== juniper ==
==> flow/design.v (excerpt) <==
module mac_array #(
    parameter NUM_CHANNELS = 4,
    parameter DATA_WIDTH = 8,
    parameter ACCUM_WIDTH = 32,
    parameter OUTPUT_WIDTH = 16
)(
    input  clk,
    input  rst_n,
    input  [NUM_CHANNELS-1:0] enable,
    input  [NUM_CHANNELS-1:0] clear_acc,
    input  [DATA_WIDTH*NUM_CHANNELS-1:0] input_data,
    input  [DATA_WIDTH*NUM_CHANNELS-1:0] weight,
    output [OUTPUT_WIDTH*NUM_CHANNELS-1:0] mac_out,
    output [OUTPUT_WIDTH*NUM_CHANNELS-1:0] activated_out,
    output [NUM_CHANNELS-1:0] valid,
    output [NUM_CHANNELS-1:0] overflow
);
export LEC_CHECK = 0
export ABC_AREA = 0
export CAP_MARGIN = 20
export CORE_MARGIN = 2
export CORE_UTILIZATION = 71
export CTS_CLUSTER_DIAMETER = 196
export CTS_CLUSTER_SIZE = 34
export GPL_ROUTABILITY_DRIVEN = 1
export GPL_TIMING_DRIVEN = 0
export HOLD_SLACK_MARGIN = -0.0
export MIN_ROUTING_LAYER = met1
export PLACE_DENSITY_LB_ADDON = 0.26
export SLEW_MARGIN = 5
export TNS_END_PERCENT = 5
create_clock -name core_clock -period 7.16 [get_ports {clk}]
run.sh (not shown) runs the stock make flow with config.mk's settings and CLKGATE_MAP_FILE=.
Complete run, failing final checks: juniper, reason negative setup slack.
Input changes introduced in xenon (baseline for comparison: juniper):
- an added SETUP_SLACK_MARGIN of 1.49
- a deleted CTS_CLUSTER_SIZE that had been 34
- a deleted ABC_AREA that had been 0
- a deleted MIN_ROUTING_LAYER that had been met1
- a deleted PLACE_DENSITY_LB_ADDON that had been 0.26
- a deleted HOLD_SLACK_MARGIN that had been -0.0
- a change of CORE_UTILIZATION from 71 to 67
- a deleted GPL_TIMING_DRIVEN that had been 0
- a deleted CTS_CLUSTER_DIAMETER that had been 196
- a deleted GPL_ROUTABILITY_DRIVEN that had been 1
- a change of SLEW_MARGIN from 5 to 20
- a change of the clock period (ns, I/O delays scaled along) from 7.16 to 5.59
==> results <==
Diff juniper -> xenon | post-layout worst setup margin | decrease of 1530 ps. The core utilization number comes out higher for xenon vs juniper. Of xenon and juniper, it is xenon that has the higher tally of non-filler cells in the final layout. xenon vs juniper: met1 usage up in xenon. | xenon | all stages done | FAIL | negative setup slack |. Delta(clock-buffer cell count, xenon - juniper) < 0. Per the comparison of xenon with juniper, number of port buffers increased by 1 relative to the old numbers; violation count after the first detailed-route iteration went up. juniper ended up with weight[18] as its critical path startpoint; xenon ended up with input_data[31].
Inputs modified between xenon and maple:
- CORE_UTILIZATION: 67 -> 40
- SETUP_SLACK_MARGIN: 1.49 -> unset
- GPL_TIMING_DRIVEN: unset -> 0
- TNS_END_PERCENT: 5 -> 65
- the clock period (ns, I/O delays scaled along): 5.59 -> 8.5
## What came out
maple completed; timing, DRC and antenna clean
Sequential share of layout area (maple over xenon): increase, 1.8 points
xenon consumes more power than maple.
Top routing layer in use: met5 -> xenon, met4 -> maple
maple vs xenon: total of endpoints with negative setup slack in the final report down
Between maple and xenon, it is maple whose worst setup slack before clock tree synthesis is higher, by 1310 ps.
Looking only at worst hold slack after final layout, and setting everything else aside, the higher value of maple and xenon goes to maple.
Between xenon and maple, the final cell count without fillers does not differ in any meaningful way.
Going from xenon to maple, buffer count from post-CTS setup fixing went down 36, number of placement rows moved up, switching power of the nets fell about 60%, setup TNS after final layout up 174110 ps.
What fjord does differently from maple at the input level:
- CTS_CLUSTER_DIAMETER now 336, previously not set
- CORE_UTILIZATION now 60, was 40
- GPL_TIMING_DRIVEN no longer set, was 0
- PLACE_DENSITY now 0.36, previously not set
- ABC_AREA now 1, previously not set
- CORE_ASPECT_RATIO now 0.5, previously not set
- SLEW_MARGIN now 0, was 20
- CELL_PAD_IN_SITES_GLOBAL_PLACEMENT now 1, previously not set
- CTS_CLUSTER_SIZE now 98, previously not set
- TNS_END_PERCENT now 15, was 65
### Flow results
global placement: fjord exited with error
Going from maple to fjord, adder and majority cell fraction of the synthesized area went down; area fraction in and, or, nand and nor cells after synthesis up 10 points; Yosys chip area went up by 13%.
Between fjord and maple, it is fjord whose count of instantiated cells in the yosys netlist is higher, by 1271.
[compare] base=maple new=fjord: row count saw a decrease; total die size moved down; proportion of synthesized chip area in sequential cells dropped 1.8 points; y dimension of the die fell by 38%.
The synthesized cell count reported for fjord is greater than that of maple by 1271.
The lower post-synth net total of fjord and maple is in maple.
On netlist area before placement: fjord sits above maple.
For nickel, these inputs were changed with respect to fjord:
- removing CELL_PAD_IN_SITES_GLOBAL_PLACEMENT (formerly 1)
- removing ABC_AREA (formerly 1)
- changing CTS_CLUSTER_DIAMETER from 336 to 242
- removing TNS_END_PERCENT (formerly 15)
- changing SLEW_MARGIN from 0 to 20
- removing PLACE_DENSITY (formerly 0.36)
- changing CORE_UTILIZATION from 60 to 43
==> comparison <==
nickel reached the final stage; the timing, DRC and antenna checks on its layout passed.
Measured against each other, nickel and fjord differ in mux contribution to synthesized area, the lower figure coming from fjord.
Delta (nickel minus fjord): count of mapped cells out of synthesis shrank by 33%; starting density of the core shrank by 18 points.
The final reports for nickel and fjord show compound-gate portion of the synthesized area higher in the former.
Compared with fjord, cell count in the Yosys report in nickel decreased by more than a quarter.
Compared with fjord, in nickel area after synthesis now smaller, die size now larger.
nickel vs fjord — net count entering floorplan dropped by more than a quarter
adder cells as the largest non-sequential cell family by area was reported by nickel, and simple AND/OR/NAND/NOR gates by fjord.

* * *

mac_array again, from the RTL that the note above started with.
==> flow/config.mk <==
export PLATFORM = sky130hd
export DESIGN_NAME = mac_array
export DESIGN_NICKNAME = mac_array
export VERILOG_FILES = /design/flow/design.v
export SDC_FILE = /design/flow/constraint.sdc
export NUM_CORES = 4
export LEC_CHECK = 0
export CAP_MARGIN = 20
export CORE_MARGIN = 2
export CORE_UTILIZATION = 70
export CTS_CLUSTER_SIZE = 45
export MAX_ROUTING_LAYER = met4
export PLACE_DENSITY = 0.64
export SLEW_MARGIN = 20
export TNS_END_PERCENT = 5
==> flow/constraint.sdc <==
create_clock -name core_clock -period 7.07 [get_ports {clk}]
set_input_delay 1.4140 -clock core_clock [delete_from_list [all_inputs] [get_ports {clk}]]
set_output_delay 1.4140 -clock core_clock [all_outputs]
set_load 0.01 [all_outputs]
The starting point ended with an error in global routing (5_1_grt) with ODB-0269.
Edit:
--- a/flow/config.mk
+++ b/flow/config.mk
@@ -10,4 +10 @@
-export CORE_UTILIZATION = 70
-export CTS_CLUSTER_SIZE = 45
-export MAX_ROUTING_LAYER = met4
-export PLACE_DENSITY = 0.64
+export CORE_UTILIZATION = 59
@@ -15 +11,0 @@
-export TNS_END_PERCENT = 5
==> flow/constraint.sdc (replaced) <==
create_clock -name core_clock -period 5.59 [get_ports {clk}]
set_input_delay 1.1180 -clock core_clock [delete_from_list [all_inputs] [get_ports {clk}]]
set_output_delay 1.1180 -clock core_clock [all_outputs]
set_load 0.01 [all_outputs]
The changed run finished but fails on setup timing. Area after synthesis does not change. Die size rises by 18%. Synthesized cell count is unchanged.
Edit:
--- a/flow/config.mk
+++ b/flow/config.mk
@@ -10 +10,3 @@
-export CORE_UTILIZATION = 59
+export CORE_UTILIZATION = 58
+export CTS_CLUSTER_SIZE = 56
+export SETUP_SLACK_MARGIN = 1.65
@@ -11,0 +14 @@
+export TNS_END_PERCENT = 5
The changed run completed, yet does not pass: setup timing. Critical path depth is lower by 1. Die area is higher by 1.7%. Total power is lower by 19%. Wire length is lower by 19%. Sequential share of layout area is higher by 0.83 points. Worst hold slack got worse by 0.0088 ns. Register-to-register slack improved by 0.11 ns. Count of clock-buffer cells in the layout is higher by 4. Final area is lower by 7.2%. Synthesized area stays the same. Global-route usage is lower by 3.2 points.
Edit:
--- a/flow/config.mk
+++ b/flow/config.mk
@@ -10,3 +10 @@
-export CORE_UTILIZATION = 58
-export CTS_CLUSTER_SIZE = 56
-export SETUP_SLACK_MARGIN = 1.65
+export CORE_UTILIZATION = 40
@@ -14 +11,0 @@
-export TNS_END_PERCENT = 5
==> flow/constraint.sdc (replaced) <==
create_clock -name core_clock -period 8.31 [get_ports {clk}]
set_input_delay 1.6620 -clock core_clock [delete_from_list [all_inputs] [get_ports {clk}]]
set_output_delay 1.6620 -clock core_clock [all_outputs]
set_load 0.01 [all_outputs]
=>
- This time the run finished clean
- worst hold slack got worse by 0.0089 ns
- cell area shrinks by roughly a tenth
- non-clock buffer count shrinks by 160

* * *

## job 1670
Starting RTL as in the previous note.
==> flow/design.v (excerpt) <==
module mac_array #(
    parameter NUM_CHANNELS = 4,
    parameter DATA_WIDTH = 8,
    parameter ACCUM_WIDTH = 32,
    parameter OUTPUT_WIDTH = 16
)(
    input  clk,
    input  rst_n,
    input  [NUM_CHANNELS-1:0] enable,
    input  [NUM_CHANNELS-1:0] clear_acc,
    input  [DATA_WIDTH*NUM_CHANNELS-1:0] input_data,
    input  [DATA_WIDTH*NUM_CHANNELS-1:0] weight,
    output [OUTPUT_WIDTH*NUM_CHANNELS-1:0] mac_out,
    output [OUTPUT_WIDTH*NUM_CHANNELS-1:0] activated_out,
    output [NUM_CHANNELS-1:0] valid,
    output [NUM_CHANNELS-1:0] overflow
);
make LEC_CHECK=0 CAP_MARGIN=20 CORE_MARGIN=2 CORE_UTILIZATION=66 CTS_CLUSTER_DIAMETER=231 CTS_CLUSTER_SIZE=45 PLACE_DENSITY=0.61 SLEW_MARGIN=20 TNS_END_PERCENT=5 finish   # period 4.62 ns
Job 1670 completed end to end; final checks failed (negative setup slack).
--- input diff job 1670..job 7513 ---
# job 1670
export LEC_CHECK = 0
export CAP_MARGIN = 20
export CORE_MARGIN = 2
export CORE_UTILIZATION = 66
export CTS_CLUSTER_DIAMETER = 231
export CTS_CLUSTER_SIZE = 45
export PLACE_DENSITY = 0.61
export SLEW_MARGIN = 20
export TNS_END_PERCENT = 5
create_clock -name core_clock -period 4.62 [get_ports {clk}]
# job 7513
export LEC_CHECK = 0
export CAP_MARGIN = 20
export CORE_MARGIN = 2
export CORE_UTILIZATION = 72
export PLACE_DENSITY = 0.95
export SLEW_MARGIN = 20
create_clock -name core_clock -period 7.57 [get_ports {clk}]
==> results <==
Job 1670 has a lower setup slack at placement than job 7513.
Job 7513 against job 1670: starting utilization of the core area up 6.5 points, area of the die shrank by 8.2%.
Job 7513: GRT-0116 in global routing -> run aborted
Here is what was changed in the inputs of job 2060 compared with job 7513.
# job 7513
export LEC_CHECK = 0
export CAP_MARGIN = 20
export CORE_MARGIN = 2
export CORE_UTILIZATION = 72
export PLACE_DENSITY = 0.95
export SLEW_MARGIN = 20
create_clock -name core_clock -period 7.57 [get_ports {clk}]
# job 2060
export LEC_CHECK = 0
export CAP_MARGIN = 20
export CORE_MARGIN = 2
export CORE_UTILIZATION = 14
export SLEW_MARGIN = 20
create_clock -name core_clock -period 9.93 [get_ports {clk}]
[summary]
- Job 2060 completed end to end with timing, DRC and antenna clean.
- Compared with job 7513, in job 2060 number of cells in the yosys synthesis report was more or less identical, pre-CTS setup slack higher.
- As far as yosys synthesis chip area goes, job 2060 and job 7513 are indistinguishable; the numbers are identical.
- Job 7513 fits on a die that is smaller than the die of job 2060.
- Job 2060 vs. job 7513: x dimension of the die picked up an extra about 120%; cell total after placement picked up an extra about 40%; post-cts sizing count lost 353.
Power figures rest on the tool's default switching activity, not on a simulated workload.
